[run.sh]
#!/bin/bash
# the make line also repeats each setting of config.mk as NAME=value (left out here)
make -C /OpenROAD-flow-scripts/flow DESIGN_CONFIG=/design/flow/config.mk WORK_HOME=/design/flow/orfs CLKGATE_MAP_FILE= finish
[config.mk]
export PLATFORM = sky130hd
export DESIGN_NAME = NTT_8point
export DESIGN_NICKNAME = NTT_8point
export VERILOG_FILES = /design/flow/design.v
export SDC_FILE = /design/flow/constraint.sdc
export NUM_CORES = 4
export LEC_CHECK = 0
export ABC_AREA = 1
export CAP_MARGIN = 20
export CORE_MARGIN = 2
export CORE_UTILIZATION = 72
export CTS_CLUSTER_DIAMETER = 291
export PLACE_DENSITY = 0.39
export SLEW_MARGIN = 20
export TNS_END_PERCENT = 5
[constraint.sdc]
create_clock -name core_clock -period 6.91 [get_ports {clock}]
set_input_delay 1.3820 -clock core_clock [delete_from_list [all_inputs] [get_ports {clock}]]
set_output_delay 1.3820 -clock core_clock [all_outputs]
set_load 0.01 [all_outputs]
[design.v]
module modQ(clock, rst, start, inp, done, b_mod_out);
parameter n = 25;
input clock;
input rst;
input start;
input [n-1:0] inp;               
output reg done;
output reg [11:0] b_mod_out;
localparam [n-1:0] Q = 25'd3329;
reg busy;
reg [n-1:0] b;
wire [n-1:0] inp_capture = inp[n-1] == 1'b0 ? inp : ~inp + 1'b1;
reg  [4:0] r_shift;
reg  [9:0] temp_val;
always @(*)
begin
    if(inp_capture <= 25'd6912)
        begin r_shift = 5'd12; temp_val = 10'd2; end
    else if(inp_capture < 25'd51067)
        begin r_shift = 5'd13; temp_val = 10'd3; end
    else if(inp_capture < 25'd1025410)
        begin r_shift = 5'd14; temp_val = 10'd5; end
    else if(inp_capture < 25'd7575243)
        begin r_shift = 5'd15; temp_val = 10'd10; end
    else
        begin r_shift = 5'd19; temp_val = 10'd158; end
end
wire [n-1:0] s_val = (inp_capture >> r_shift) * temp_val;
wire [n-1:0] sQ    = s_val * Q;
wire [n-1:0] b_val = inp[n-1] == 1'b1 ? inp + sQ : inp - sQ;
always @(posedge clock)
begin
    if(rst)
        begin
        busy <= 1'b0;
        done <= 1'b0;
        end
    else
        begin
        done <= 1'b0;
        if(start)
            begin
            b <= b_val;
            busy <= 1'b1;
            end
        else if(busy)
            begin
            if(b[n-1])
                b <= b + Q;
            else if(b >= Q)
                b <= b - Q;
            else
                begin
                b_mod_out <= b[11:0];
                busy <= 1'b0;
                done <= 1'b1;
                end
            end
        end
end
endmodule
module jmod(clock, rst, start, j, t, jmod_out, ack);
parameter n = 4;
input clock;
input rst;
input start;
input [n:0] j;
input [n:0] t;
output reg [n:0] jmod_out;
output reg ack;
reg busy;
reg [n:0] w3;    
always @(posedge clock)
begin
    if(rst)
        begin
        busy <= 1'b0;
        ack <= 1'b0;
        end
    else
        begin
        ack <= 1'b0;
        if(start)
            begin
            w3 <= j - t;
            busy <= 1'b1;
            end
        else if(busy)
            begin
            if(w3[n])
                begin
                jmod_out <= w3 + t;
                busy <= 1'b0;
                ack <= 1'b1;
                end
            else
                w3 <= w3 - t;
            end
        end
end
endmodule
module index_GEN(j, t, i, jmod, tprev, index1, index2);
input [4:0] j;
input [4:0] t;
input [4:0] i;
input [4:0] jmod;
input [4:0] tprev;
output [4:0] index1;
output [4:0] index2;
wire [4:0] w1 = t - j;
wire w5 = w1[3] | ~(|w1);
wire w8 = |(i - 5'd2);
wire [4:0] w10 = w8 ? (jmod + tprev) : (j * 2);
assign index1 = w5 ? w10 : j;
assign index2 = index1 + t;
endmodule
module TW_gen(clock, rst, start, j, i, N, tw_ack, TW_out);
input clock;
input rst;
input start;
input [4:0] j;
input [4:0] i;
input [4:0] N;
output tw_ack;
output [11:0] TW_out;
wire [4:0] sel;
wire sel_ack;
wire [4:0] w1 = j << i;
wire [4:0] w2 = N >> i;
jmod REDC(clock, rst, start, w1, w2, sel, sel_ack);
reg g_busy;
reg g_done;
reg [4:0] count;
reg [15:0] G;
always @(posedge clock)
begin
    if(rst)
        begin
        g_busy <= 1'b0;
        g_done <= 1'b0;
        end
    else
        begin
        g_done <= 1'b0;
        if(sel_ack)
            begin
            G <= 16'd1;
            count <= sel;
            g_busy <= 1'b1;
            end
        else if(g_busy)
            begin
            if(count == 5'd0)
                begin
                g_busy <= 1'b0;
                g_done <= 1'b1;
                end
            else
                begin
                G <= (G << 5) + (G << 3);    
                count <= count - 1'b1;
                end
            end
        end
end
modQ MOD1(clock, rst, g_done, {9'b0, G}, tw_ack, TW_out);
endmodule
module BUFunit(clock, rst, start, u_inp, v_inp, tw_inp, x1_out, x2_out, ack);
parameter n = 25;
input clock;
input rst;
input start;
input [11:0] u_inp;
input [11:0] v_inp;
input [11:0] tw_inp;
output [11:0] x1_out;
output [11:0] x2_out;
output ack;
reg [n-1:0] w1, w3;
reg go;
reg busy, have1, have2;
wire d1, d2;
wire [n-1:0] w2 = {13'b0, u_inp} - {13'b0, v_inp};
always @(posedge clock)
begin
    if(start)
        begin
        w1 <= {13'b0, u_inp} + {13'b0, v_inp};
        w3 <= w2 * {13'b0, tw_inp};
        end
end
modQ MOD1(clock, rst, go, w1, d1, x1_out);
modQ MOD2(clock, rst, go, w3, d2, x2_out);
assign ack = busy & (have1 | d1) & (have2 | d2);
always @(posedge clock)
begin
    if(rst)
        begin
        go <= 1'b0;
        busy <= 1'b0;
        have1 <= 1'b0;
        have2 <= 1'b0;
        end
    else
        begin
        go <= start;
        if(go)
            begin
            busy <= 1'b1;
            have1 <= 1'b0;
            have2 <= 1'b0;
            end
        else if(ack)
            busy <= 1'b0;
        else
            begin
            if(d1) have1 <= 1'b1;
            if(d2) have2 <= 1'b1;
            end
        end
end
endmodule
module dualPortMemory(clock, load, load_data, rd_en, wr_en, addr1, addr2,
                      data_in1, data_in2, data_out1, data_out2, mem_flat);
input clock;
input load;
input [95:0] load_data;
input rd_en;
input wr_en;
input [2:0] addr1;
input [2:0] addr2;
input [11:0] data_in1;
input [11:0] data_in2;
output reg [11:0] data_out1;
output reg [11:0] data_out2;
output [95:0] mem_flat;
reg [11:0] NTT_RAM [0:7];
genvar g;
generate
    for(g = 0; g < 8; g = g + 1)
    begin : flat
        assign mem_flat[12*g +: 12] = NTT_RAM[g];
    end
endgenerate
integer k;
always @(posedge clock)
begin
    if(load)
        begin
        for(k = 0; k < 8; k = k + 1)
            NTT_RAM[k] <= load_data[12*k +: 12];
        end
    else if(wr_en)
        begin
        NTT_RAM[addr1] <= data_in1;
        NTT_RAM[addr2] <= data_in2;
        end
    if(rd_en)
        begin
        data_out1 <= NTT_RAM[addr1];
        data_out2 <= NTT_RAM[addr2];
        end
end
endmodule
module NTT_Controller(clock, rst, in_valid, in_ready, out_valid, load,
                      i, j, N, t, tprev, start1, idx_ack, start2, tw_ack,
                      start3, buf_ack, rd_en, wr_en);
parameter n = 5;
input clock;
input rst;
input in_valid;
output in_ready;
output out_valid;
output load;
output reg [n-1:0] i;
output reg [n-1:0] j;
output [n-1:0] N;
output reg [n-1:0] t;
output reg [n-1:0] tprev;
output start1;
input idx_ack;
output start2;
input tw_ack;
output start3;
input buf_ack;
output rd_en;
output wr_en;
localparam S_IDLE  = 4'b0000;
localparam S_STAGE = 4'b1001;
localparam S_BFLY  = 4'b0001;
localparam S_IDX   = 4'b0010;
localparam S_READ  = 4'b0011;
localparam S_TW    = 4'b0100;
localparam S_BUF   = 4'b0101;
localparam S_WRITE = 4'b0110;
localparam S_NEXT  = 4'b1000;
localparam S_DONE  = 4'b1010;
reg [3:0] state;
assign N         = 5'd8;
assign in_ready  = (state == S_IDLE) | (state == S_DONE);
assign out_valid = (state == S_DONE);
assign load      = in_ready & in_valid;
assign start1    = (state == S_BFLY) & (j < 5'd4);
assign rd_en     = (state == S_READ);
assign start2    = (state == S_READ);
assign start3    = (state == S_TW) & tw_ack;
assign wr_en     = (state == S_WRITE);
always @(posedge clock)
begin
    if(rst)
        state <= S_IDLE;
    else
        case(state)
        S_IDLE, S_DONE:
            if(in_valid)
                begin
                i <= 5'd0;
                j <= 5'd0;
                t <= 5'd4;
                tprev <= 5'd0;
                state <= S_STAGE;
                end
            else
                state <= S_IDLE;
        S_STAGE:
            if(i < 5'd3)
                state <= S_BFLY;
            else
                state <= S_DONE;
        S_BFLY:
            if(j < 5'd4)
                state <= S_IDX;
            else
                state <= S_NEXT;
        S_IDX:
            if(idx_ack)
                state <= S_READ;
        S_READ:
            state <= S_TW;
        S_TW:
            if(tw_ack)
                state <= S_BUF;
        S_BUF:
            if(buf_ack)
                state <= S_WRITE;
        S_WRITE:
            begin
            j <= j + 1'b1;
            state <= S_BFLY;
            end
        S_NEXT:
            begin
            tprev <= t;
            t <= t >> 1;
            i <= i + 1'b1;
            j <= 5'd0;
            state <= S_STAGE;
            end
        default:
            state <= S_IDLE;
        endcase
end
endmodule
module NTT_8point(clock, rst, in_valid, in_ready, x_in, out_valid, y_out);
input clock;
input rst;
input in_valid;
output in_ready;
input [95:0] x_in;
output out_valid;
output [95:0] y_out;
wire [4:0] i, j, N, t, tprev;
wire load, start1, start2, start3, rd_en, wr_en;
wire idx_ack, tw_ack, buf_ack;
wire [4:0] jmod_out, index1, index2;
wire [11:0] u_inp, v_inp, TW_out, x1_out, x2_out;
wire [95:0] mem_flat;
NTT_Controller CON1(clock, rst, in_valid, in_ready, out_valid, load,
                    i, j, N, t, tprev, start1, idx_ack, start2, tw_ack,
                    start3, buf_ack, rd_en, wr_en);
jmod JMOD1(clock, rst, start1, j, t, jmod_out, idx_ack);
index_GEN BUFINDEX1(j, t, i, jmod_out, tprev, index1, index2);
dualPortMemory MEM1(clock, load, x_in, rd_en, wr_en, index1[2:0], index2[2:0],
                    x1_out, x2_out, u_inp, v_inp, mem_flat);
TW_gen TWIDDLE1(clock, rst, start2, j, i, N, tw_ack, TW_out);
BUFunit BUF1(clock, rst, start3, u_inp, v_inp, TW_out, x1_out, x2_out, buf_ack);
assign y_out[12*0 +: 12] = mem_flat[12*0 +: 12];
assign y_out[12*1 +: 12] = mem_flat[12*4 +: 12];
assign y_out[12*2 +: 12] = mem_flat[12*2 +: 12];
assign y_out[12*3 +: 12] = mem_flat[12*6 +: 12];
assign y_out[12*4 +: 12] = mem_flat[12*1 +: 12];
assign y_out[12*5 +: 12] = mem_flat[12*5 +: 12];
assign y_out[12*6 +: 12] = mem_flat[12*3 +: 12];
assign y_out[12*7 +: 12] = mem_flat[12*7 +: 12];
endmodule
==> impl.org, run 1 <==
* Implementation run

** Worst setup path
- Crit path required time :: ~7.3 ns
- Last element of the critical path :: BUF1.MOD2.b[24]$_DFFE_PP_
- Element type at the critical path end :: flip-flop
- The critical path is of the flip-flop to flip-flop type.
- Origin of the worst setup path :: BUF1.w3[7]$_DFFE_PP_
- Bufs and invs on worst path :: 11
- Largest driver fanout on the critical path :: 8
- In this run the critical register-to-register path is captured at BUF1.MOD2.b[24]$_DFFE_PP_.
- The timing report gives the biggest stage delay along the critical path as 1.04 ns.
- Per STA, the library cell used most along the worst path is sky130_fd_sc_hd__nand2_1.
- FF-to-FF Start :: BUF1.w3[7]$_DFFE_PP_
- Cell count of the worst reg-to-reg path :: about 60
- Worst R2R Setup Slack :: -6.97 ns
- The worst setup path is launched from a flip-flop.
- Per STA, the worst path accumulates the most delay in the family adder cells.
- Slowest cell on the critical path :: sky130_fd_sc_hd__fa_1
- Number of stages on the worst setup path :: approximately 60
- Signal arrival time at the worst endpoint :: approximately 14 ns

** Hold path
- Hold_sp :: JMOD1.ack$_SDFF_PP0_
- Worst Hold Endpoint :: CON1.state[9]$_DFF_P_
- Cell count of the worst hold path :: 2
- The path class of the tightest hold or removal check is flip-flop to flip-flop.

** Yosys
- Combined area of all synthesized cells :: about 38000 um2
- Synth flops :: ~340
- Dividing the synthesized area by the synthesized cell count gives just over 8 um2.
- The synthesized netlist contains a little under 70 unique library cells.
- The synthesis stats list as the most numerous cell sky130_fd_sc_hd__nand2_1.
- FFs w/ async S/R, synth :: 0%
- For reference, compound AND-OR and OR-AND cells occupy a little under an eighth of the area reported after synthesis.
- Synthesized instance count :: between 4000 and 5000
- The cell-mix breakdown from Yosys lists the XOR/XNOR area share as 4.94%.
- The area fraction of the largest cell type after synthesis is about a quarter.
- For reference, the mux area share after synthesis is 0.640%.
- The area recorded from the Yosys report for this design is 37600 um2.
- Cell type with the largest total area after synthesis :: sky130_fd_sc_hd__edfxtp_1
- Most instantiated cells after synthesis :: 795 x sky130_fd_sc_hd__nand2_1, 762 x sky130_fd_sc_hd__inv_1, 481 x sky130_fd_sc_hd__nor2_1, 345 x sky130_fd_sc_hd__ha_1, 316 x sky130_fd_sc_hd__edfxtp_1
- The most used flip-flop cell after synthesis is sky130_fd_sc_hd__edfxtp_1.
- The synthesized design contains ~320 enable-type register cells.
- Area fraction in and, or, nand and nor cells after synthesis :: 19.8%
- Top non-seq family :: adder cells
- The cell-mix breakdown from Yosys lists the adder-cell area share as 26.2%.
- For reference, the top cells by area after synthesis are sky130_fd_sc_hd__edfxtp_1 25%, sky130_fd_sc_hd__fa_1 15%, sky130_fd_sc_hd__ha_1 11%, sky130_fd_sc_hd__nand2_1 7.9%, sky130_fd_sc_hd__inv_1 7.6%.
- Summing the sequential cell areas from Yosys gives a little over a quarter of the chip area.
- In the Yosys report the total cell count is 4642.
- The synthesis log from Yosys contains 6 warnings.

** CTS
- At the later pin of the worst-skew pair, clock insertion delay measures around 0.63 ns.
- Number of buffers on the longest clock path :: 3
- After clock tree synthesis, the flow added hold-fix buffers numbering 0.
- CTS tree :: yes
- Looking at the clock tree report, the root buffer type is sky130_fd_sc_hd__clkbuf_16.
- Clock transition at the registers of the reported paths :: about 0.070 ns
- Number of H-tree levels :: 2
- Clock Sinks :: roughly 340
- Cts bufs inserted :: 38

** Global route
- Total Routing Usage GR :: 44.9%
- Vias in the first global route :: roughly 37000
- The global route stage reports its total congestion overflow as 0.
- Wire length of the first global-routing pass :: approximately 190000 um
- Maximum number of pins on one net before global-route repair :: around 74
- The initial antenna violation count was 20.

** Outcome
- Layout check faults :: setup timing
- Run status :: finished with violations

** Final timing
- Dividing the final minimum period by the clock period gives 201%.
- Looking at the max-slew report, the worst-margin pin has a slew of 1.21 ns.
- Crit path time final :: approximately 14 ns
- In the final run the clock tree shows a worst skew of 0.0482 ns.
- Per the final timing report, the hold violations number 0.
- Final worst slack :: -6.97 ns
- Static timing analysis puts the maximum clock frequency at just over 70 MHz.
- Total negative slack for setup checks :: -104.14 ns
- Final number of setup-violating endpoints :: 33
- Unrepaired setup endpoints after global routing :: yes
- Measured against its own limit, the worst slew margin works out to between 10% and 20%.
- Final number of max-transition violations :: 0

** Cells and area
- The final report gives the core utilization as between 80 and 90%.
- Filler Cells Inserted :: 2397
- Net count reported at finish :: ~6000
- Area Overhead vs Synth :: 22.0%

** Detailed routing
- After detailed routing, the number of remaining DRC violations is 0.
- In the post-route report, total wirelength is listed as approximately 150000 um.
- Total via count in the routed design :: 39900
- For this sky-water flow run, the detailed-routed wirelength per cell is reported as between 20 and 30 um.
- The pre-antenna-repair detailed-routing pass consisted of 17 iterations.
- First-iteration detailed-routing DRC count :: slightly below 7000
- Antenna violation net count after detailed routing :: 0
- Routed via count divided by cell count :: 6.69

** Floorplanning
- Floorplan utilization :: between 70% and 80%
- Measured along the y axis, the die boundary spans between 200 and 250 um.
- The floorplan step set the die width to around 230 um.
- Core footprint :: 51400 um2
- The die covers 54000 um2.
- Row cnt :: slightly above 80
- For this design the top-level I/O count stands at between 150 and 200.

** Job
- Number of maximum-capacitance constraint violations :: 0
- OpenROAD emitted warnings numbering 78.

** Placement
- Count of input and output buffers :: between 150 and 200
- After its last routability iteration, the placer logged a weighted congestion of between 1 and 1.5.
- Once detailed placement completed, the half-perimeter wirelength came to a little under 90000 um.
==> routing by layer <==
metal	GRT usage [%]	vias up	routed length, um	part of all wire (%)
met4	32.8	32	16500	11
met5	0	-	999	0.67
met1	50.8	18100	45200	30
met2	75.0	3829	63000	42
li1	-	16300	-	-
met3	9.58	1545	24200	16
==> what timing repair did <==
item / in CTS / in global routing
hold endpoints to repair: 0 / 0
gates resized: 93 / 130
buffers inserted: 25 / 11
pin swaps: 87 / 27
endpoints found under the setup margin: 31 / 40
==> layout make-up <==
class | count | area (um2) | share of cell area, %
Antenna cell | 22 | 55.1 | 0.120
Clock buffer | 54 | 1050 | 2.30
Multi-Input combinational cell | 3447 | 25700 | 56.0
Clock inverter | 14 | 91.3 | 0.199
Tap cell | 680 | 851 | 1.86
Inverter | 799 | 3020 | 6.58
Sequential cell | 342 | 10000 | 21.8
Timing Repair Buffer | 605 | 5060 | 11.1
==> stage by stage <==
stage | cells | hold WS [ns] | area [um2] | setup slack [ns]
finish | 5963 | 0.441 | 45800 | -6.97
global route | 5955 | 0.456 | 45800 | -6.93
CTS | 5928 | 0.441 | 45000 | -2.83
detailed placement | 5835 | 0.433 | 43300 | -3.45
global placement | 5835 | 0.422 | 43300 | -2.84
floorplan | 4741 | 0.406 | 38300 | -2.58
==> run 2, diff against run 1 <==
Settings changed: ABC_AREA 1 to 0, CTS_CLUSTER_DIAMETER 291 to 362, CTS_CLUSTER_SIZE set to 42, PLACE_DENSITY 0.39 to unset, PLACE_DENSITY_LB_ADDON set to 0.27, SETUP_SLACK_MARGIN set to 1.51, TNS_END_PERCENT 5 to unset.
Clock period 6.91 ns to 5.16 ns, I/O delays scaled along.
==> run 2 against run 1 <==
Net effect: the run now fails in global routing; synthesized area is 0.27% higher; synthesized cell count decreased by 14%; die area grew 0.26%.
==> impl.org, run 2 <==
* Flow results

** Placement
- The count of port buffers added during placement was 196 (unchanged).
- The weighted congestion reported at the end of routability-driven placement came to 1.01 (-4.3%).
- Cell area reported after detailed placement :: 45300 um2 (+4.7%)
- Detailed Place HPWL :: 94600 um (+8.8%)
- Placed Cells incl. Taps :: 5310 (-9.0%)

** Floorplanning
- The total die size came to 54100 um2 (+0.26%).
- Die span in y :: 233 um (+0.13%)
- The number of top-level pins was 197 (unchanged).
- The die span in x came to 233 um (+0.13%).
- Row cnt :: 83 (unchanged)
- The core utilization at floorplan came to 73.1% (about the same).
- Core footprint :: 51500 um2 (+0.20%)

** Yosys
- FFs w/ async S/R, synth :: 0% (unchanged)
- The distinct cell type count after synthesis was 102 (+48%).
- Combined area of all synthesized cells :: 37700 um2 (+0.27%)
- The synthesized design spends more area on one cell type than any other, namely sky130_fd_sc_hd__edfxtp_1.
- Synth flops :: 342 (unchanged)
- Most instantiated cells after synthesis :: 502 x sky130_fd_sc_hd__inv_1, 364 x sky130_fd_sc_hd__nand2_1, 345 x sky130_fd_sc_hd__ha_1, 316 x sky130_fd_sc_hd__edfxtp_1, 275 x sky130_fd_sc_hd__fa_1
- Seq/Total Area, Yosys :: 26.6% (-0.071 points)
- The most common cell in the synthesized netlist is sky130_fd_sc_hd__inv_1.
- Compound Share, Synth :: 12.2% (+0.19 points)
- The post-synthesis share of cell area spent on xor and xnor gates is 7.49% (+2.6 points).
- The number of synthesis warnings is 6 (unchanged).
- In the synthesized netlist, the dominant kind of combinational cell is adder cells.
- Area figure in the yosys stat output :: 37700 um2 (+0.27%)
- The fraction of the mapped netlist area in simple logic gates is 13.9% (-5.9 points).
- The number of standard cells after synthesis is 4010 (-14%).
- The yosys stat cell total came to 4010 (-14%).
- Adder and majority gate portion of the synthesized area :: 26.1% (-0.070 points)
- Count of flip-flops with a built-in enable after synthesis :: 316 (unchanged)
- The share of the synthesized area in the top cell type came to 25.2% (-0.067 points).
- In the post-synthesis netlist, the biggest area contributors are sky130_fd_sc_hd__edfxtp_1 25%, sky130_fd_sc_hd__fa_1 15%, sky130_fd_sc_hd__ha_1 11%, sky130_fd_sc_hd__inv_1 5.0%, sky130_fd_sc_hd__xnor2_1 4.6%.
- Predominant post-synthesis flop cell :: sky130_fd_sc_hd__edfxtp_1
- Avg Cell Area, Syn :: 9.39 um2 (+16%)
- Mux share :: 6.45% (+5.8 points)

** CTS
- CTS Root Buffer Type :: sky130_fd_sc_hd__clkbuf_16
- The number of clock buffers inserted by TritonCTS came to 12 (-68%).
- The clock sink count is 342 (unchanged).
- The number of H-tree levels came to 1 (-1).
- Number of buffers on the longest clock path :: 3 (unchanged)

** Outcome
- Run status :: aborted with a tool error
- Progress stopped at global routing.
- The tool reported: "[ERROR GRT-0232] Routing congestion too high. Check the congestion heatmap in the GUI".

** Global route
- For this run the aggregate overflow at the end of global routing stands at 818.
- Total Routing Usage GR :: between 80 and 90%
-- run 2: through the flow --
| stage | setup WS (ns) | setup TNS [ns] | utilization [%] |
|---|---|---|---|
| CTS | -6.23 | -128.90 | 92.0 |
| global placement | -5.90 | -116.63 | 87.9 |
| floorplan | -6.08 | -102.87 | - |
| detailed placement | -6.50 | -133.51 | 87.9 |
-- run 2: metal layers --
metal / overflow / GRT usage (%)
met3: 50 / 81.3
met5: 3 / 62.8
met4: 305 / 94.2
met2: 429 / 100
met1: 31 / 85.2
-- run 2: timing repair --
item / CTS
endpoints found under the setup margin: 354
hold endpoints to repair: 0
buffers inserted: 59
gates resized: 231
pin swaps: 137
hold buffers: 0
==> run 3, diff against run 2 <==
Settings changed: ABC_AREA 0 to unset, CAP_MARGIN 20 to 30, CELL_PAD_IN_SITES_DETAIL_PLACEMENT set to 0, CELL_PAD_IN_SITES_GLOBAL_PLACEMENT set to 1, CORE_UTILIZATION 72 to 46, CTS_CLUSTER_DIAMETER 362 to unset, CTS_CLUSTER_SIZE 42 to 11, MAX_ROUTING_LAYER set to met5, PLACE_DENSITY set to 0.49, PLACE_DENSITY_LB_ADDON 0.27 to unset, SETUP_SLACK_MARGIN 1.51 to unset, SLEW_MARGIN 20 to 40, TNS_END_PERCENT set to 70.
Clock period 5.16 ns to 7.8 ns, I/O delays scaled along.
==> run 3 against run 2 <==
Net effect: now fails the layout checks on setup timing; synthesized cell count is the same; synthesized area unchanged; die area rose by 55%.
==> impl.org, run 3 <==
* Implementation run

** CTS
- CTS tree :: yes
- The tree is rooted in a sky130_fd_sc_hd__clkbuf_16.
- The clock sink count was 342 (unchanged).
- Post-cts hold buffer count :: 0 (unchanged)
- After clock tree synthesis, the clock-pin slew on the worst setup and hold paths is roughly 0.060 ns.
- The deepest clock path buffer count was 3 (unchanged).
- Worst-Skew Late Latency :: approximately 0.6 ns
- Cts bufs inserted :: 42 (+30)
- The number of H-tree levels is 2 (+1).

** Worst setup path
- Signal arrival time at the worst endpoint :: 11.49 ns
- Data on the critical path is required at its endpoint by between 8 and 9 ns.
- Last element of the critical path :: BUF1.MOD2.b[24]$_DFFE_PP_
- Setup slack on the worst reg-to-reg path comes out at -3.37 ns.
- In the setup report, the worst path falls into the class flip-flop to flip-flop.
- The launch point of the critical path was reported as BUF1.w3[7]$_DFFE_PP_.
- STA classifies the critical path endpoint as a flip-flop.
- The timing report lists the critical path depth as approximately 48 cells.
- The worst setup path is launched from a flip-flop.
- Per the post-run analysis, buffers plus inverters along the critical path come to 6.
- Slowest Stage Delay on Critical Path :: around 0.63 ns
- The timing report attributes the biggest portion of critical-path delay to adder cells.
- End of the worst register-to-register path :: BUF1.MOD2.b[24]$_DFFE_PP_
- Largest driver fanout on the critical path :: 4
- FF-to-FF Start :: BUF1.w3[7]$_DFFE_PP_
- Cell count of the worst reg-to-reg path :: ~48
- The slowest stage of the critical path is the sky130_fd_sc_hd__or4_4 cell.

** Yosys
- Synthesized instance count :: 4010 (unchanged)
- Area fraction in and, or, nand and nor cells after synthesis :: 13.9% (unchanged)
- After synthesis, the largest family of logic cells by area is adder cells.
- Per the synthesis report, the dominant area consumer among library cells is sky130_fd_sc_hd__edfxtp_1.
- The async set-reset flop share out of synthesis was 0% (unchanged).
- Mux share :: 6.45% (unchanged)
- The adder-cell share of the synthesized area is 26.1% (unchanged).
- Count of flip-flops with a built-in enable after synthesis :: 316 (unchanged)
- Top cells by area, synth :: sky130_fd_sc_hd__edfxtp_1 25%, sky130_fd_sc_hd__fa_1 15%, sky130_fd_sc_hd__ha_1 11%, sky130_fd_sc_hd__inv_1 5.0%, sky130_fd_sc_hd__xnor2_1 4.6%
- The most used flip-flop cell after synthesis is sky130_fd_sc_hd__edfxtp_1.
- Seq/Total Area, Yosys :: 26.6% (unchanged)
- The cell area after technology mapping was 37700 um2 (unchanged).
- Netlist cell types :: 102 (unchanged)
- Post-synthesis xor/xnor area fraction :: 7.49% (unchanged)
- The average cell area after synthesis was 9.39 um2 (unchanged).
- The number of synthesis warnings is 6 (unchanged).
- The synthesis run shows the most used standard cells to be 502 x sky130_fd_sc_hd__inv_1, 364 x sky130_fd_sc_hd__nand2_1, 345 x sky130_fd_sc_hd__ha_1, 316 x sky130_fd_sc_hd__edfxtp_1, 275 x sky130_fd_sc_hd__fa_1.
- The number of storage elements in the synthesis netlist came to 342 (unchanged).
- Compound Share, Synth :: 12.2% (unchanged)
- Top cell type's share of synthesized area :: 25.2% (unchanged)
- By instance count, the leading cell after synthesis is sky130_fd_sc_hd__inv_1.
- Count of instantiated cells in the yosys netlist :: 4010 (unchanged)
- The area of the synthesized netlist per yosys stat came to 37700 um2 (unchanged).

** Final timing
- The final timing report lists clock skew as approximately 0.03 ns.
- Slew at the pin with the worst max-slew slack :: 0.869 ns
- Crit path time final :: ~11 ns
- Final worst slack :: -3.37 ns
- Pins over their slew limit in the final report were tallied at 0.
- Final Hold Violation Tally :: 0
- Worst slew margin :: 41.9%
- Total negative slack for setup checks :: -37.15 ns
- For this run, the top clock speed supported by timing is just under 90 MHz.
- Unrepaired setup endpoints after global routing :: yes
- Final number of setup-violating endpoints :: 18
- OpenROAD reports that the post-layout worst path occupies 143% of the period.

** Placement
- Pre-CTS worst setup slack :: -3.61 ns (+2.89 ns)
- Detailed Place HPWL :: 84500 um (-11%)
- Count of input and output buffers :: 196 (unchanged)
- The weighted congestion reported at the end of routability-driven placement is 0.873 (-14%).
- Cell area reported after detailed placement :: 43700 um2 (-3.5%)

** Cells and area
- Register cell area after layout :: about 10000 um2
- Leaving out buffers and inverters, the combinational logic in the layout accounts for 26600 um2.
- Cell area after layout :: between 40000 and 50000 um2
- For this run, the post-layout net count is between 5000 and 6000.
- The filler cells instantiated in the layout total between 7000 and 8000.
- Between the synthesized netlist and the finished layout, the area growth was recorded as 23.7%.
- At the end of the flow the core is filled with cells to 57.7%.

** Detailed routing
- Antenna violation net count after detailed routing :: 0
- Routed via count divided by cell count :: around 5.3
- DRC violations left :: 0
- First-iteration detailed-routing DRC count :: 1693
- The pre-antenna-repair detailed-routing pass consisted of 5 iterations.
- Across all layers, the routed design uses 30200 vias.
- Wirelength, routed :: 108000 um
- Dividing the detail-routed wire length by the instance count gives ~19 um.

** Global route
- Maximum number of pins on one net before global-route repair :: around 54
- Global route overflow :: 0
- The via count of the first global-routing pass was 30600.
- Antenna violations before repair :: 3
- The first global-routing pass estimated roughly 170000 um of wire.
- Summed over all routing layers, the global router reports a total usage of about a quarter.

** Floorplanning
- Row cnt :: 104 (+25%)
- The die height came to 290 um (+25%).
- The number of top-level pins is 197 (unchanged).
- Chip Width :: 290 um (+25%)
- The total die size came to 84200 um2 (+55%).
- Core footprint :: 80800 um2 (+57%)
- The core utilization at floorplan was 46.6% (-27 points).

** Job
- OpenROAD warnings :: between 70 and 80
- Number of maximum-capacitance constraint violations :: 0

** Hold path
- Hold analysis lists the worst path endpoint as CON1.state[9]$_DFF_P_.
- The min-delay analysis places its worst path in the category flip-flop to flip-flop.
- The worst hold path was traced through 2 stages.
- Per the hold report, the tightest min-delay path originates at JMOD1.ack$_SDFF_PP0_.

** Outcome
- Run status :: finished with violations
- The violated checks flagged are setup timing.
[run 3: layout make-up]
| cell class | instances | area share (%) |
|---|---|---|
| antenna | 2 | 0.0107 |
| clock buffer | 63 | 2.62 |
| clock inverter | 13 | 0.354 |
| inverter | 503 | 4.07 |
| multi-input combinational | 3048 | 57.2 |
| sequential | 342 | 21.5 |
| tap | 1060 | 2.85 |
| timing repair buffer | 629 | 11.4 |
[run 3: timing repair]
| action | 4_1_cts | 5_1_grt |
|---|---|---|
| setup buffers | 39 | 23 |
| gates cloned | 0 | 1 |
| pin swaps | 51 | 63 |
| endpoints found under the setup margin | 18 | 28 |
| endpoints found under the hold margin | 0 | 0 |
| resized | 79 | 112 |
[run 3: stage by stage]
stage / cells / hold WS, ns
5_1_grt: 5660 / 0.470
6_report: 5660 / 0.430
2_1_floorplan: 4109 / 0.405
3_5_place_dp: 5519 / 0.420
3_3_place_gp: 5518 / 0.428
4_1_cts: 5634 / 0.434
[run 3: per-layer routing]
metal / global-route usage, % / vias to the layer above / wire [um]
met1: 33.2 / 14700 / 46900
li1: - / 14800 / -
met2: 44.9 / 635 / 54400
met5: 0 / - / 11
met3: 2.43 / 133 / 4040
met4: 7.36 / 2 / 3030
==> run 4, diff against run 3 <==
Settings changed: ABC_AREA set to 0, CAP_MARGIN 30 to 15, CELL_PAD_IN_SITES_DETAIL_PLACEMENT 0 to unset, CELL_PAD_IN_SITES_GLOBAL_PLACEMENT 1 to 2, CORE_ASPECT_RATIO set to 0.78, CORE_MARGIN 2 to 6, CORE_UTILIZATION 46 to 45, CTS_CLUSTER_DIAMETER set to 395, CTS_CLUSTER_SIZE 11 to unset, GPL_ROUTABILITY_DRIVEN set to 0, GPL_TIMING_DRIVEN set to 0, HOLD_SLACK_MARGIN set to 0.27, MAX_ROUTING_LAYER met5 to unset, MIN_ROUTING_LAYER set to met2, PLACE_DENSITY 0.49 to unset, PLACE_DENSITY_LB_ADDON set to 0.19, SETUP_SLACK_MARGIN set to 2.64, SLEW_MARGIN 40 to 35, TNS_END_PERCENT 70 to 15.
Clock period 7.8 ns to 12.8 ns, I/O delays scaled along.
==> run 4 against run 3 <==
Net effect: register-to-register slack improved by 4.1 ns; cell area fell by 4.6%; now clean on timing, DRC and antenna; synthesized area did not move; utilization fell by 3.9 points; largest cell class unchanged.
==> impl.org, run 4 <==
* Implementation run

** Outcome
- The run finished with no timing, DRC or antenna violations.

** Worst setup path
- Worst R2R Setup Slack :: 0.72 ns (+4.10 ns)
- Most common cell type on the critical path :: sky130_fd_sc_hd__ha_1
- Setup Crit Path Kind :: flip-flop to flip-flop
- Cell family with most CP delay :: adder cells
- OpenSTA lists the critical path startpoint as BUF1.w3[1]$_DFFE_PP_.
- FF-to-FF Start :: BUF1.w3[1]$_DFFE_PP_
- The worst setup path is captured at a flip-flop.
- The data required time at the worst endpoint was 13.14 ns (+5.02 ns).
- The logic depth of the worst setup path including buffers was 51 (+6.3%).
- Last element of the critical path :: BUF1.MOD2.b[24]$_DFFE_PP_
- End of the worst register-to-register path :: BUF1.MOD2.b[24]$_DFFE_PP_
- The arrival time of the worst setup path is 12.42 ns (+0.93 ns).
- Bufs and invs on worst path :: 9 (+3)
- Critical path startpoint category :: flip-flop
- Cell count of the worst reg-to-reg path :: 51 (+6.3%)
- The maximum net fanout on the critical path came to 8 (+4).
- For this design, the slowest cell found on the critical path is sky130_fd_sc_hd__fa_1.
- Slowest Stage Delay on Critical Path :: 0.53 ns (-0.10 ns)

** Final timing
- Slew at the pin with the worst max-slew slack :: 0.995 ns (+0.126 ns)
- The ratio of final minimum period to clock period is 94.4% (-49 points).
- Final Hold Violation Tally :: 0 (unchanged)
- Maximum clock rate :: 82.8 MHz (-7.5%)
- Final number of setup-violating endpoints :: 0 (-18)
- Setup repair after global routing could not meet its margin everywhere.
- The setup clock skew after layout came to 0.0498 ns (+0.0203 ns).
- The post-layout minimum cycle time is 12.08 ns (+0.903 ns).
- Worst slew margin :: 33.6% (-8.3 points)
- The number of pins with negative max-slew slack in the final report came to 0 (unchanged).
- Final worst slack :: 0.723 ns (+4.10 ns)

** Yosys
- Avg Cell Area, Syn :: 9.39 um2 (unchanged)
- Predominant post-synthesis flop cell :: sky130_fd_sc_hd__edfxtp_1
- The portion of netlist area occupied by mux cells was 6.45% (unchanged).
- Cell type with the largest total area after synthesis :: sky130_fd_sc_hd__edfxtp_1
- The number of storage elements in the synthesis netlist came to 342 (unchanged).
- Adder and majority gate portion of the synthesized area :: 26.1% (unchanged)
- The share of the synthesized area in the top cell type was 25.2% (unchanged).
- The number of standard cells after synthesis is 4010 (unchanged).
- Ranked by total cell area, the synthesized netlist is headed by sky130_fd_sc_hd__edfxtp_1 25%, sky130_fd_sc_hd__fa_1 15%, sky130_fd_sc_hd__ha_1 11%, sky130_fd_sc_hd__inv_1 5.0%, sky130_fd_sc_hd__xnor2_1 4.6%.
- The async set-reset flop share out of synthesis came to 0% (unchanged).
- Compound Share, Synth :: 12.2% (unchanged)
- The yosys stat cell total came to 4010 (unchanged).
- The number of enable flip-flop cells came to 316 (unchanged).
- Yosys instantiated no cell more often than sky130_fd_sc_hd__inv_1.
- Post-synthesis xor/xnor area fraction :: 7.49% (unchanged)
- Top non-seq family :: adder cells
- The distinct cell type count after synthesis was 102 (unchanged).
- The fraction of the mapped netlist area in simple logic gates was 13.9% (unchanged).
- The area of the synthesized netlist per yosys stat came to 37700 um2 (unchanged).
- The part of the Yosys area used for sequential elements is 26.6% (unchanged).
- The number of synthesis warnings is 6 (unchanged).
- Combined area of all synthesized cells :: 37700 um2 (unchanged)
- Most instantiated cells after synthesis :: 502 x sky130_fd_sc_hd__inv_1, 364 x sky130_fd_sc_hd__nand2_1, 345 x sky130_fd_sc_hd__ha_1, 316 x sky130_fd_sc_hd__edfxtp_1, 275 x sky130_fd_sc_hd__fa_1

** Detailed routing
- Number of iterations in the first detailed-routing pass :: 15 (+10)
- First-iteration detailed-routing DRC count :: 7088 (+320%)
- Routed via count divided by cell count :: 7.55 (+41%)
- Total via count in the routed design :: 42000 (+39%)
- The routed wire length is 118000 um (+9.1%).
- DRC violations left :: 0 (unchanged)
- The wire length per cell was 21.3 um (+11%).
- Antenna violation net count after detailed routing :: 0 (unchanged)

** Floorplanning
- The die span in x came to 340 um (+17%).
- The core area came to 82700 um2 (+2.4%).
- Number of top-level design ports :: 197 (unchanged)
- Row cnt :: 93 (-11%)
- The total die size is 90800 um2 (+7.9%).
- Die span in y :: 267 um (-7.8%)
- Floorplan utilization :: 45.5% (-1.1 points)

** Global route
- The global route total overflow was 0 (unchanged).
- Vias in the first global route :: 47300 (+54%)
- The overall fraction of global-route tracks in use is 37.6% (+12 points).
- The maximum number of pins on one net before global-route repair came to 28 (-48%).
- Antenna violations before repair :: 0 (-3)
- The wire length of the first global-routing pass is 180000 um (+5.3%).

** Placement
- The worst setup slack after placement was -0.199 ns (+3.41 ns).
- Detailed Place HPWL :: 89800 um (+6.3%)
- Count of input and output buffers :: 196 (unchanged)
- The placement-stage cell area is 41900 um2 (-4.2%).

** Job
- The OpenROAD warning count is 75 (-1.3%).
- The number of max-cap violations is 0 (unchanged).

** Hold path
- The worst hold path begins at JMOD1.ack$_SDFF_PP0_.
- Hold analysis lists the worst path endpoint as CON1.state[9]$_DFF_P_.
- STA reports the tightest min-delay check as being of type flip-flop to flip-flop.
- The number of stages on the worst hold path came to 2 (unchanged).

** CTS
- The tree is rooted in a sky130_fd_sc_hd__clkbuf_16.
- The clock sink count was 342 (unchanged).
- Cts bufs inserted :: 41 (-2.4%)
- CTS tree :: yes
- Number of buffers on the longest clock path :: 3 (unchanged)
- Post-cts hold buffer count :: 0 (unchanged)
- Clock transition at the registers of the reported paths :: 0.06 ns (about the same)
- Worst-Skew Late Latency :: 0.61 ns (about the same)
- Number of H-tree levels :: 2 (unchanged)

** Cells and area
- The number of nets in the layout was 5148 (-2.6%).
- Cell area after layout :: 44500 um2 (-4.6%)
- Core utilization of the finished layout :: 53.7% (-3.9 points)
- Area Overhead vs Synth :: 18.1%

** Power
run 4: per-stage QoR:
| step | hold slack [ns] | std cells | TNS, ns |
|---|---|---|---|
| after CTS | 0.416 | 5529 | 0 |
| after global routing | 0.434 | 5552 | 0 |
| final | 0.420 | 5558 | 0 |
| after detailed placement | 0.407 | 5404 | -0.199 |
| after floorplan | 0.405 | 4109 | 0 |
| after global placement | 0.417 | 5397 | -0.195 |
run 4: what timing repair did:
item	CTS	global route
pin swaps	54	44
resized	69	56
cloned	1	0
buffers inserted	50	23
endpoints found under the setup margin	14	14
run 4: layer usage:
metal  wire length, um  global-route usage (%)  part of all wire (%)  vias up
met3             50400                    53.3                    43     1171
met2             56400                    43.3                    48    11300
met4              9970                    5.69                   8.4       55
li1                  -                       -                     -    14400
met1                 0                       -                     0    15000
met5              1560                    18.5                   1.3        -
run 4: layout make-up:
cell class / count / area, um2
Fill cell: 7661 / 38300
Buffer: 216 / 926
Multi-Input combinational cell: 3048 / 26300
Clock inverter: 26 / 297
Antenna cell: 6 / 15.0
Tap cell: 1092 / 1370
Timing Repair Buffer: 277 / 2640
Sequential cell: 342 / 10000
Inverter: 503 / 1890
Clock buffer: 48 / 1050
==> run 5, diff against run 4 <==
Settings changed: ABC_AREA 0 to unset, CAP_MARGIN 15 to 20, CELL_PAD_IN_SITES_GLOBAL_PLACEMENT 2 to unset, CORE_ASPECT_RATIO 0.78 to unset, CORE_MARGIN 6 to 2, CORE_UTILIZATION 45 to 9, CTS_CLUSTER_DIAMETER 395 to unset, GPL_ROUTABILITY_DRIVEN 0 to unset, GPL_TIMING_DRIVEN 0 to unset, HOLD_SLACK_MARGIN 0.27 to unset, MIN_ROUTING_LAYER met2 to unset, PLACE_DENSITY_LB_ADDON 0.19 to unset, SETUP_SLACK_MARGIN 2.64 to unset, SLEW_MARGIN 35 to 20, TNS_END_PERCENT 15 to unset.
Clock period 12.8 ns to 16.3 ns, I/O delays scaled along.
==> run 5 against run 4 <==
Net effect: via count fell by 29%; sequential cell count did not move; worst setup slack improved by 1.4 ns; maximum frequency fell by 15%; global-route usage fell by 32 points; register-to-register slack improved by 1.4 ns; clock skew rose by 0.0064 ns; non-clock buffer count fell by 245; largest cell class unchanged.
==> impl.org, run 5 <==
* Implementation run

** CTS
- Post CTS Setup Buffer Count :: 0 (-100%)
- The number of H-tree levels came to 2 (unchanged).
- CTS Root Buffer Type :: sky130_fd_sc_hd__clkbuf_16
- Post-cts hold buffer count :: 0 (unchanged)
- The clock sink count came to 342 (unchanged).
- Number of buffers on the longest clock path :: 3 (unchanged)
- Clock transition at the registers of the reported paths :: 0.09 ns (+0.03 ns)
- Post-CTS resize count :: 0 (-100%)
- Cts bufs inserted :: 42 (+2.4%)
- CTS tree :: yes
- Worst-Skew Late Latency :: 0.62 ns (about the same)

** Yosys
- The part of the Yosys area used for sequential elements is 26.6% (unchanged).
- The cell area after technology mapping came to 37700 um2 (unchanged).
- After synthesis, the cell types taking the most area are sky130_fd_sc_hd__edfxtp_1 25%, sky130_fd_sc_hd__fa_1 15%, sky130_fd_sc_hd__ha_1 11%, sky130_fd_sc_hd__inv_1 5.0%, sky130_fd_sc_hd__xnor2_1 4.6%.
- Area figure in the yosys stat output :: 37700 um2 (unchanged)
- FFs w/ async S/R, synth :: 0% (unchanged)
- Avg Cell Area, Syn :: 9.39 um2 (unchanged)
- Compound Share, Synth :: 12.2% (unchanged)
- The adder-cell share of the synthesized area was 26.1% (unchanged).
- Post-synthesis xor/xnor area fraction :: 7.49% (unchanged)
- The number of standard cells after synthesis was 4010 (unchanged).
- Netlist cell types :: 102 (unchanged)
- Count of yosys warnings during synthesis :: 6 (unchanged)
- Count of flip-flops with a built-in enable after synthesis :: 316 (unchanged)
- Most instantiated library cell after synthesis :: sky130_fd_sc_hd__inv_1
- Grouping non-sequential cells by family puts the most area in adder cells.
- sky130_fd_sc_hd__edfxtp_1 takes more of the synthesized area than any other cell.
- Predominant post-synthesis flop cell :: sky130_fd_sc_hd__edfxtp_1
- Count of instantiated cells in the yosys netlist :: 4010 (unchanged)
- The share of the synthesized area in the top cell type came to 25.2% (unchanged).
- By count the netlist is led by 502 x sky130_fd_sc_hd__inv_1, 364 x sky130_fd_sc_hd__nand2_1, 345 x sky130_fd_sc_hd__ha_1, 316 x sky130_fd_sc_hd__edfxtp_1, 275 x sky130_fd_sc_hd__fa_1.
- Mux share :: 6.45% (unchanged)
- The fraction of the mapped netlist area in simple logic gates came to 13.9% (unchanged).
- Synth flops :: 342 (unchanged)

** Worst setup path
- The slack of the worst reg-to-reg path came to 2.10 ns (+1.37 ns).
- The worst setup path is launched from a flip-flop.
- FF-to-FF Start :: BUF1.w3[1]$_DFFE_PP_
- Number of stages on the worst setup path :: 52 (+2.0%)
- Bufs and invs on worst path :: 6 (-3)
- Element type at the critical path end :: flip-flop
- Slowest cell on the critical path :: sky130_fd_sc_hd__or4b_1
- The kind of cell with the highest combined delay along the critical path is AND-OR/OR-AND gates.
- Slowest Stage Delay on Critical Path :: 0.67 ns (+0.14 ns)
- The worst register-to-register path ends at BUF1.MOD2.b[24]$_DFFE_PP_.
- Origin of the worst setup path :: BUF1.w3[1]$_DFFE_PP_
- The arrival time of the worst setup path is 14.52 ns (+2.10 ns).
- The maximum net fanout on the critical path is 11 (+3).
- The data required time at the worst endpoint was 16.62 ns (+3.48 ns).
- The worst reg-to-reg path cell count was 52 (+2.0%).
- OpenSTA lists the critical path endpoint as BUF1.MOD2.b[24]$_DFFE_PP_.
- Setup Crit Path Kind :: flip-flop to flip-flop

** Global route
- Vias in the first global route :: 29300 (-38%)
- The global route total overflow is 0 (unchanged).
- Wire length of the first global-routing pass :: 183000 um (+1.5%)
- The overall fraction of global-route tracks in use came to 5.54% (-32 points).
- The initial antenna violation count was 1 (+1).
- Maximum number of pins on one net before global-route repair :: 68 (+140%)

** Outcome
- The run finished with no timing, DRC or antenna violations.

** Cells and area
- Net count reported at finish :: 4904 (-4.7%)
- The number of fill cells in the layout was 47600 (+520%).
- Area of the multi-input gates :: 25400 um2 (-3.3%)
- The sequential standard cell area was 10000 um2 (about the same).
- The area of all placed cells without fillers is 47900 um2 (+7.7%).
- The final instance count without filler cells was 9717 (+75%).
- The share of the core filled with cells in the final layout was 11.5% (-42 points).
- Area Overhead vs Synth :: 27.2%

** Detailed routing
- The residual antenna-violating net count after detailed routing is 0 (unchanged).
- The DRC violation count after routing was 0 (unchanged).
- Number of iterations in the first detailed-routing pass :: 5 (-10)
- Routed via count divided by cell count :: 3.05 (-60%)
- Wirelength, routed :: 120000 um (+1.3%)
- First-iteration detailed-routing DRC count :: 2342 (-67%)
- The wire length per cell was 12.3 um (-42%).
- Total via count in the routed design :: 29600 (-29%)

** Final timing
- Maximum clock rate :: 70.4 MHz (-15%)
- The worst hold slack across all endpoints was 0.435 ns (+0.0152 ns).
- Worst Skew :: 0.0562 ns (+0.00644 ns)
- Unrepaired setup endpoints after global routing :: no
- The number of failing hold endpoints at the final stage is 0 (unchanged).
- Crit path time final :: 14.20 ns (+2.13 ns)
- Slew at the pin with the worst max-slew slack :: 1.14 ns (+0.143 ns)
- Final number of setup-violating endpoints :: 0 (unchanged)
- Final number of max-transition violations :: 0 (unchanged)
- The total negative slack is 0 ns (unchanged).
- The worst slew margin relative to its limit is 23.9% (-9.8 points).
- The ratio of final minimum period to clock period was 87.1% (-7.2 points).

** Job
- Number of maximum-capacitance constraint violations :: 0 (unchanged)
- The OpenROAD warning count came to 71 (-5.3%).

** Floorplanning
- The die span in x is 651 um (+92%).
- The die height is 651 um (+140%).
- Number of top-level design ports :: 197 (unchanged)
- The core area was 417000 um2 (+400%).
- The floorplan row count was 237 (+150%).
- The core utilization at floorplan was 9.04% (-36 points).
- The total die size is 424000 um2 (+370%).

** Placement
- The placement-stage cell area came to 46500 um2 (+11%).
- The detailed-placement wirelength estimate is 96900 um (+7.8%).
- Count of input and output buffers :: 196 (unchanged)
- Placed Cells incl. Taps :: 9636 (+78%)
- Global placement routability congestion :: 0.855

** Hold path
- Worst min-delay path class :: flip-flop to flip-flop
- Worst Hold Endpoint :: CON1.state[9]$_DFF_P_
- Hold_sp :: JMOD1.ack$_SDFF_PP0_
- The number of stages on the worst hold path is 2 (unchanged).
-- run 5: final cells by class --
cell class	count	area share, %
clock buffers	44	2.21
flip-flops and latches	342	20.9
diodes	1	0.00522
multi-input cells	3048	53.0
inverters	503	3.94
well taps	5497	14.4
repair buffers	248	4.91
clock inverters	34	0.658
-- run 5: metal layers --
layer	up-vias	share of wire [%]	GRT usage, %
met5	-	0	0
met4	0	3.7	2.04
met3	175	6.9	1.05
met2	914	47	9.17
met1	14500	43	7.10
li1	14000	-	-
-- run 5: stage by stage --
stage	worst slack, ns
floorplan	3.82
global placement	2.22
detailed placement	2.26
CTS	2.20
global route	1.09
finish	2.10
==> run 6, diff against run 5 <==
Settings changed: ABC_AREA set to 0, CAP_MARGIN 20 to 5, CORE_UTILIZATION 9 to 72, CTS_CLUSTER_DIAMETER set to 354, CTS_CLUSTER_SIZE set to 14, HOLD_SLACK_MARGIN set to -0.1, MAX_ROUTING_LAYER set to met4, SLEW_MARGIN 20 to 35, TNS_END_PERCENT set to 90.
Clock period 16.3 ns to 9.87 ns, I/O delays scaled along.
==> run 6 against run 5 <==
Net effect: now fails the layout checks on setup timing; clock skew down 0.031 ns; die area fell by 87%; global-route usage is 34 points higher; sequential share of layout area up 1.7 points; worst hold slack worse by 0.0040 ns; critical path depth is 1 lower; register-to-register slack worse by 3.8 ns; synthesized cell count stayed put; via count grew 8.0%.
==> impl.org, run 6 <==
* Implementation run

** CTS
- The number of clock buffers inserted by TritonCTS is 28 (-33%).
- Worst-Skew Late Latency :: 0.61 ns (about the same)
- TritonCTS built the clock tree.
- The number of H-tree levels is 1 (-1).
- The deepest clock path buffer count came to 3 (unchanged).
- The clock sink count came to 342 (unchanged).
- Clock transition at the registers of the reported paths :: 0.09 ns (about the same)
- CTS Root Buffer Type :: sky130_fd_sc_hd__clkbuf_16

** Hold path
- Looking at the hold checks, the worst path lands on CON1.state[9]$_DFF_P_.
- The path class of the tightest hold or removal check is flip-flop to flip-flop.
- Cell count of the worst hold path :: 2 (unchanged)
- For the worst min-delay path, the startpoint reported by OpenROAD is JMOD1.ack$_SDFF_PP0_.

** Worst setup path
- Bufs and invs on worst path :: 11 (+5)
- OpenSTA lists the critical path startpoint as BUF1.w3[1]$_DFFE_PP_.
- The worst setup path is launched from a flip-flop.
- STA classifies the critical path endpoint as a flip-flop.
- End of the worst register-to-register path :: BUF1.MOD2.b[24]$_DFFE_PP_
- The critical path's slowest stage uses the library cell sky130_fd_sc_hd__or4b_4.
- The timing report shows the most common cell along the critical path to be sky130_fd_sc_hd__buf_4.
- Cell count of the worst reg-to-reg path :: 51 (-1.9%)
- Largest driver fanout on the critical path :: 10 (-1)
- Setup Crit Path Kind :: flip-flop to flip-flop
- Crit path required time :: 10.23 ns (-6.39 ns)
- Per STA, the worst path accumulates the most delay in the family adder cells.
- The launch point of the worst register-to-register path is recorded as BUF1.w3[1]$_DFFE_PP_.
- The arrival time of the worst setup path came to 11.96 ns (-2.56 ns).
- Last element of the critical path :: BUF1.MOD2.b[24]$_DFFE_PP_
- The slack of the worst reg-to-reg path was -1.73 ns (-3.83 ns).
- Slowest Stage Delay on Critical Path :: 0.53 ns (-0.14 ns)
- The logic depth of the worst setup path including buffers is 51 (-1.9%).

** Yosys
- The area of the synthesized netlist per yosys stat was 37700 um2 (unchanged).
- Most instantiated library cell after synthesis :: sky130_fd_sc_hd__inv_1
- Most instantiated cells after synthesis :: 502 x sky130_fd_sc_hd__inv_1, 364 x sky130_fd_sc_hd__nand2_1, 345 x sky130_fd_sc_hd__ha_1, 316 x sky130_fd_sc_hd__edfxtp_1, 275 x sky130_fd_sc_hd__fa_1
- Count of yosys warnings during synthesis :: 6 (unchanged)
- The most used flip-flop cell after synthesis is sky130_fd_sc_hd__edfxtp_1.
- Cell type with the largest total area after synthesis :: sky130_fd_sc_hd__edfxtp_1
- Top non-seq family :: adder cells
- Top cells by area, synth :: sky130_fd_sc_hd__edfxtp_1 25%, sky130_fd_sc_hd__fa_1 15%, sky130_fd_sc_hd__ha_1 11%, sky130_fd_sc_hd__inv_1 5.0%, sky130_fd_sc_hd__xnor2_1 4.6%
- Mux share :: 6.45% (unchanged)
- Synthesized instance count :: 4010 (unchanged)
- Synth flops :: 342 (unchanged)
- FFs w/ async S/R, synth :: 0% (unchanged)
- Area fraction in and, or, nand and nor cells after synthesis :: 13.9% (unchanged)
- Avg Cell Area, Syn :: 9.39 um2 (unchanged)
- Adder and majority gate portion of the synthesized area :: 26.1% (unchanged)
- The share of the synthesized area in the top cell type was 25.2% (unchanged).
- Count of instantiated cells in the yosys netlist :: 4010 (unchanged)
- Combined area of all synthesized cells :: 37700 um2 (unchanged)
- The distinct cell type count after synthesis came to 102 (unchanged).
- Seq/Total Area, Yosys :: 26.6% (unchanged)
- The number of enable flip-flop cells is 316 (unchanged).
- Post-synthesis xor/xnor area fraction :: 7.49% (unchanged)
- Compound Share, Synth :: 12.2% (unchanged)

** Detailed routing
- Number of iterations in the first detailed-routing pass :: 6 (+1)
- Antenna violation net count after detailed routing :: 0 (unchanged)
- First-iteration detailed-routing DRC count :: 2961 (+26%)
- The DRC violation count after routing is 0 (unchanged).
- Wirelength, routed :: 107000 um (-11%)
- WL/cell :: 20.9 um (+69%)
- Routed via count divided by cell count :: 6.23 (+100%)
- Total via count in the routed design :: 32000 (+8.0%)

** Final timing
- Final period utilization :: 118% (+30 points)
- Hold Slack :: 0.431 ns (-0.00396 ns)
- The number of pins with negative max-slew slack in the final report came to 0 (unchanged).
- The number of failing hold endpoints at the final stage was 0 (unchanged).
- Slew at the pin with the worst max-slew slack :: 0.980 ns (-0.158 ns)
- The total negative slack is -13.13 ns (-13.13 ns).
- The post-layout minimum cycle time came to 11.60 ns (-2.60 ns).
- The final setup violation count is 12 (+12).
- Worst Skew :: 0.0257 ns (-0.0306 ns)
- Worst slew margin :: 34.4% (+11 points)
- The highest clock frequency the design can meet is 86.2 MHz (+22%).
- Final worst slack :: -1.73 ns (-3.83 ns)
- Setup repair after global routing could not meet its margin everywhere.

** Global route
- Vias in the first global route :: 32000 (+8.9%)
- The wire length of the first global-routing pass came to 163000 um (-10%).
- Antenna violations before repair :: 3 (+2)
- Total Routing Usage GR :: 39.2% (+34 points)
- The global route total overflow came to 0 (unchanged).
- The maximum number of pins on one net before global-route repair is 55 (-19%).

** Placement
- Pre-CTS worst setup slack :: -1.47 ns (-3.72 ns)
- The placement-stage cell area is 42500 um2 (-8.6%).
- Count of input and output buffers :: 196 (unchanged)
- Detailed Place HPWL :: 78700 um (-19%)
- Placed Cells incl. Taps :: 5044 (-48%)
- Global placement routability congestion :: 0.954 (+12%)

** Cells and area
- Net count reported at finish :: 5151 (+5.0%)
- In this run the layout overhead on the synthesized area is reported as 17.5%.
- Final cell count without fillers :: 5134 (-47%)
- Cell area after layout :: 44200 um2 (-7.6%)
- Core utilization of the finished layout :: 85.9% (+74 points)
- Filler Cells Inserted :: 2823 (-94%)

** Floorplanning
- The die height was 233 um (-64%).
- The die span in x came to 233 um (-64%).
- Number of top-level design ports :: 197 (unchanged)
- Floorplan utilization :: 73.1% (+64 points)
- Floorplan die area :: 54100 um2 (-87%)
- The floorplan row count came to 83 (-65%).
- Core footprint :: 51500 um2 (-88%)

** Job
- Number of maximum-capacitance constraint violations :: 0 (unchanged)
- OpenROAD warnings :: 76 (+7.0%)

** Outcome
- A clean result was blocked by setup timing.
- Run status :: finished with violations
## run 6: layout make-up
cell class	count	area (um2)	share of cell area (%)
Antenna cell	3	7.51	0.0170
Timing Repair Buffer	509	4350	9.82
Sequential cell	342	10000	22.6
Clock buffer	47	772	1.75
Clock inverter	2	25.0	0.0566
Tap cell	680	851	1.92
Multi-Input combinational cell	3048	26300	59.5
Inverter	503	1890	4.27
## run 6: layer usage
layer	routed length [um]	part of all wire [%]	track usage [%]	vias to the layer above
met3	8800	8.2	5.54	466
met5	0	0	-	-
met1	38500	36	45.9	15400
li1	-	-	-	14500
met4	7510	7.0	20.1	0
met2	52200	49	66.0	1647
## run 6: timing repair
action                     4_1_cts  5_1_grt
pin swaps                       13       45
setup endpoints to repair       12       14
hold buffers                     0        0
setup buffers                   14       25
resized                         31       78
==> run 7, diff against run 6 <==
Settings changed: ABC_AREA 0 to 1, CTS_CLUSTER_SIZE 14 to 74, HOLD_SLACK_MARGIN -0.1 to 0.27, PLACE_DENSITY_LB_ADDON set to 0.01, SETUP_SLACK_MARGIN set to 2.57.
Clock period 9.87 ns to 9.05 ns, I/O delays scaled along.
==> run 7 against run 6 <==
Net effect: the flow now stops in global routing; synthesized cell count grew 16%; synthesized area fell by 0.27%; die area shrank 0.26%.
==> impl.org, run 7 <==
* Flow results

** Outcome
- Run status :: aborted with a tool error
- Per the run summary, the flow got no further than global routing.
- The tool reported: "[ERROR GRT-0232] Routing congestion too high. Check the congestion heatmap in the GUI".

** Floorplanning
- The die height was 232 um (-0.13%).
- The core area is 51400 um2 (-0.20%).
- The total die size is 54000 um2 (-0.26%).
- Floorplan utilization :: 73.1% (about the same)
- Number of top-level design ports :: 197 (unchanged)
- The die span in x is 232 um (-0.13%).
- The floorplan row count came to 83 (unchanged).

** Yosys
- Top cells by area, synth :: sky130_fd_sc_hd__edfxtp_1 25%, sky130_fd_sc_hd__fa_1 15%, sky130_fd_sc_hd__ha_1 11%, sky130_fd_sc_hd__nand2_1 7.9%, sky130_fd_sc_hd__inv_1 7.6%
- Top non-seq family :: adder cells
- The area of the synthesized netlist per yosys stat is 37600 um2 (-0.27%).
- Area fraction in and, or, nand and nor cells after synthesis :: 19.8% (+5.9 points)
- The synthesis stats list as the most numerous cell sky130_fd_sc_hd__nand2_1.
- Count of yosys warnings during synthesis :: 6 (unchanged)
- Post-synthesis xor/xnor area fraction :: 4.94% (-2.6 points)
- The number of enable flip-flop cells is 316 (unchanged).
- The number of standard cells after synthesis is 4642 (+16%).
- Synth flops :: 342 (unchanged)
- Compound Share, Synth :: 12.0% (-0.19 points)
- Predominant post-synthesis flop cell :: sky130_fd_sc_hd__edfxtp_1
- The share of the synthesized area in the top cell type is 25.3% (+0.067 points).
- The average cell area after synthesis is 8.09 um2 (-14%).
- The distinct cell type count after synthesis came to 69 (-32%).
- FFs w/ async S/R, synth :: 0% (unchanged)
- Adder and majority gate portion of the synthesized area :: 26.2% (+0.070 points)
- The portion of netlist area occupied by mux cells is 0.640% (-5.8 points).
- Count of instantiated cells in the yosys netlist :: 4642 (+16%)
- The cell area after technology mapping came to 37600 um2 (-0.27%).
- Cell type with the largest total area after synthesis :: sky130_fd_sc_hd__edfxtp_1
- Most instantiated cells after synthesis :: 795 x sky130_fd_sc_hd__nand2_1, 762 x sky130_fd_sc_hd__inv_1, 481 x sky130_fd_sc_hd__nor2_1, 345 x sky130_fd_sc_hd__ha_1, 316 x sky130_fd_sc_hd__edfxtp_1
- Seq/Total Area, Yosys :: 26.7% (+0.071 points)

** Placement
- Count of input and output buffers :: 196 (unchanged)
- Detailed Place HPWL :: 87300 um (+11%)
- Global placement routability congestion :: 1.07 (+12%)

** CTS
- Clock Sinks :: 342 (unchanged)
- Number of H-tree levels :: 1 (unchanged)
- The deepest clock path buffer count came to 3 (unchanged).
- CTS Root Buffer Type :: sky130_fd_sc_hd__clkbuf_16
- The number of clock buffers inserted by TritonCTS was 8 (-71%).

** Global route
- Summed over all layers, the global routing overflow is 21.
- Total Routing Usage GR :: 74.5%
[run 7: stage by stage]
stage | std cells | setup slack [ns] | instance area [um2]
detailed placement | 5708 | -1.07 | 42700
CTS | 5805 | -0.736 | 44700
global placement | 5705 | -0.769 | 42700
floorplan | 4741 | -0.428 | 38700
[run 7: what timing repair did]
| action | in CTS |
|---|---|
| buffers inserted | 86 |
| resized | 253 |
| hold buffers | 0 |
| pin swaps | 160 |
| setup endpoints to repair | 38 |
[run 7: metal layers]
layer / GRT usage, % / GRT overflow
met1: 73.9 / 3
met2: 90.2 / 8
met5: - / -
met4: 68.4 / 8
met3: 58.6 / 2
With no activity given, the tool overestimates toggling in this design, so its power and IR-drop figures are unreliable.
